nickel:
// SOBEL
module  SOBEL(clk,reset,busy,ready,iaddr,idata,cdata_rd,cdata_wr,caddr_rd,caddr_wr,cwr,crd,csel	);
clock: 9.87 ns
lec_check: 0
abc_area: 1
cap_margin: 20
core_margin: 2
core_utilization: 70
setup_slack_margin: 1.89
slew_margin: 20
run.sh (not shown) runs the stock make flow with config.mk's settings and CLKGATE_MAP_FILE=.
nickel: flow complete, layout not clean; failing: negative setup slack
Input changes introduced in xenon (baseline for comparison: nickel):
Settings: swapping 1.89 for 1.79 in SETUP_SLACK_MARGIN; swapping 70 for 61 in CORE_UTILIZATION; clearing ABC_AREA, which used to be 1; swapping 9.87 for 6.92 in the clock period (ns, I/O delays scaled along).
### Flow results
Of xenon and nickel, none finishes clean.
xenon -> stages 100% | layout checks FAIL | negative setup slack
In nickel the implementation completed, yet the final layout does not meet the checks, the culprit being negative setup slack.
Across both runs, total global routing track utilization was lower for xenon than for nickel.
Compared with nickel, number of logic inverters in the finished layout in xenon decreased by more than half.
| flop share of the area | xenon vs nickel | ≈ equal |
Between xenon and nickel, post-synthesis cell count from yosys is higher for nickel, xenon comes in under that.
The final reports for xenon and nickel show number of placed instances with taps included lower in the former.
Cmp xenon and nickel / adder and majority cell fraction of the synthesized area / lower: nickel
Re worst hold slack: nickel was higher than xenon.
The synthesized area in xenon was lower than what nickel gave.
Simple-gate portion of the synthesized area: xenon < nickel
## Diff of input files: indigo against xenon
Settings: a deleted SETUP_SLACK_MARGIN that had been 1.79; a change of CORE_UTILIZATION from 61 to 22; a change of the clock period (ns, I/O delays scaled along) from 6.92 to 9.3.
==> comparison <==
- Global-route track usage on met1: indigo and xenon compared, lower one is indigo
- Sort indigo and xenon by number of placement rows asc -> top: xenon
- indigo finished end to end and its layout was clean on timing, DRC and antenna.
- In indigo relative to xenon, area of all sequential standard cells had gone up slightly.
- The area taken by multi-input logic gates number comes out lower for indigo vs xenon.
- Delta (indigo minus xenon): aggregate global-route resource usage shows a reduction of 21 points; detailed-route via count down 958; worst hold slack ~0 delta; flip-flop count held.
## Diff of input files: tundra against indigo
Settings: an added ABC_AREA of 1; a change of CORE_UTILIZATION from 22 to 60; a change of the clock period (ns, I/O delays scaled along) from 9.3 to 8.57.
==> comparison <==
tundra finished every step from synthesis to the final layout, and the layout passed the timing, design-rule and antenna checks. Non-clock inverter instance count of the final layout in tundra is about 150% higher than in indigo. For indigo, the prevailing logic family in the synthesized netlist was AND-OR/OR-AND gates, unlike tundra, where it was simple AND/OR/NAND/NOR gates. Number of cells in the yosys synthesis report, tundra and indigo: smaller value in indigo. Worst hold slack: tundra better than indigo.
The inputs of lagoon differ from those of tundra as listed below.
Settings: a change of CORE_UTILIZATION from 60 to 62; an added CORE_ASPECT_RATIO of 0.5; a deleted ABC_AREA that had been 1; a change of the clock period (ns, I/O delays scaled along) from 8.57 to 4.47.
[summary]
Across tundra and lagoon, a clean result was obtained everywhere but in lagoon. Status lagoon: flow complete, layout not clean - negative setup slack. tundra was smaller in final cell area than lagoon. Placer's final routability congestion estimate is lower on tundra. The final reports for lagoon and tundra show combinational gate area higher in the former. Between lagoon and tundra, it is lagoon whose via count is higher, by 1340. The width of the die in lagoon was higher than what tundra gave. Diff tundra -> lagoon: critical path buffer and inverter count now smaller; synthesized cell count fell 19%. Comparing routing usage on met3 for tundra and lagoon, the bigger number came from lagoon.

---

## oak
SOBEL again, from the RTL that the note above started with.
clock: 7.24 ns
lec_check: 0
abc_area: 1
cap_margin: 20
core_margin: 2
core_utilization: 72
cts_cluster_diameter: 231
cts_cluster_size: 34
place_density_lb_addon: 0.19
setup_slack_margin: -0.56
slew_margin: 20
oak: it failed with a tool error in 5_1_grt, so there are no final results.
Here is what was changed in the inputs of pine compared with oak.
Settings: ABC_AREA no longer set, was 1; CTS_CLUSTER_DIAMETER no longer set, was 231; CTS_CLUSTER_SIZE no longer set, was 34; PLACE_DENSITY_LB_ADDON no longer set, was 0.19; the clock period (ns, I/O delays scaled along) now 8.39, was 7.24.
Notes after the runs:
- pine: all stages done; final checks FAILED (negative setup slack).
- When pine is set beside oak, its area of the core turns out to be 770 sq um smaller.
- On die size: between oak and pine, it ends up lower for pine.
- Across both runs, proportion of synthesized chip area in sequential cells was higher for pine than for oak.
- Of pine and oak, it is pine that has the higher multiplexer area fraction after synthesis.
- | chip area estimate from yosys synthesis | pine vs oak | about 4.6% lower |
- Post-synthesis instance total was higher in oak than in pine.
- pine vs oak on number of buffers inserted by post-CTS setup repair: pine is the lower one.
- Taking oak as the reference point, the post-DP HPWL of pine falls by 1.6%.
## Diff of input files: birch against pine
Settings: SETUP_SLACK_MARGIN: -0.56 -> unset; ABC_AREA: unset -> 1; CORE_UTILIZATION: 72 -> 68; the clock period (ns, I/O delays scaled along): 8.39 -> 7.38.
Results
Although birch finished all stages, its layout failed final checks on negative setup slack. The run showing the greater mux share of post-synthesis cell area is pine. The clock distribution area overhead in the final layout in birch sits 0.32 points below the value recorded for pine. Yosys synthesis chip area, pine and birch, lower one = pine. [compare] base=pine new=birch: total number of multi-input combinational cells went up 190, synthesized cell count increased 24%, routing usage on met2 decreased 2.2 points, area share of fa/ha/maj cells after synthesis down 0.94 points, count of clock-buffer cells in the layout rose by 4. Lower synthesized area among pine and birch: pine.
Setup changes, birch to maple
Settings: swapping 68 for 40 in CORE_UTILIZATION; clearing ABC_AREA, which used to be 1; swapping 7.38 for 9.6 in the clock period (ns, I/O delays scaled along).
[summary]
Taking birch as the reference, in maple wire length reported by the detailed router fell by 12000 um, met1 track demand over resource went down, worst setup slack after layout saw an increase.
maple did not stop at any stage, and its layout met the timing, design-rule and antenna checks.
The flow for birch finished, though final verification flagged negative setup slack.
maple ended up with AND-OR/OR-AND gates as its largest family of logic cells by area; birch ended up with simple AND/OR/NAND/NOR gates.
Modified inputs, cedar compared to maple
Settings: SLEW_MARGIN: 20 -> 5; MIN_ROUTING_LAYER: unset -> met2; CELL_PAD_IN_SITES_DETAIL_PLACEMENT: unset -> 1; SETUP_SLACK_MARGIN: unset -> 2.82; MAX_ROUTING_LAYER: unset -> met4; GPL_TIMING_DRIVEN: unset -> 1; TNS_END_PERCENT: unset -> 90; PLACE_DENSITY_LB_ADDON: unset -> 0.28; ABC_AREA: unset -> 1; CELL_PAD_IN_SITES_GLOBAL_PLACEMENT: unset -> 0; CTS_CLUSTER_DIAMETER: unset -> 300.
### Flow results
cedar: aborted in 5_1_grt (tool error)
cedar: area after synthesis higher than maple
Per the comparison of cedar with maple, number of distinct standard cells referenced by the synthesized netlist dropped 49, number of cells produced by synthesis climbed 337.
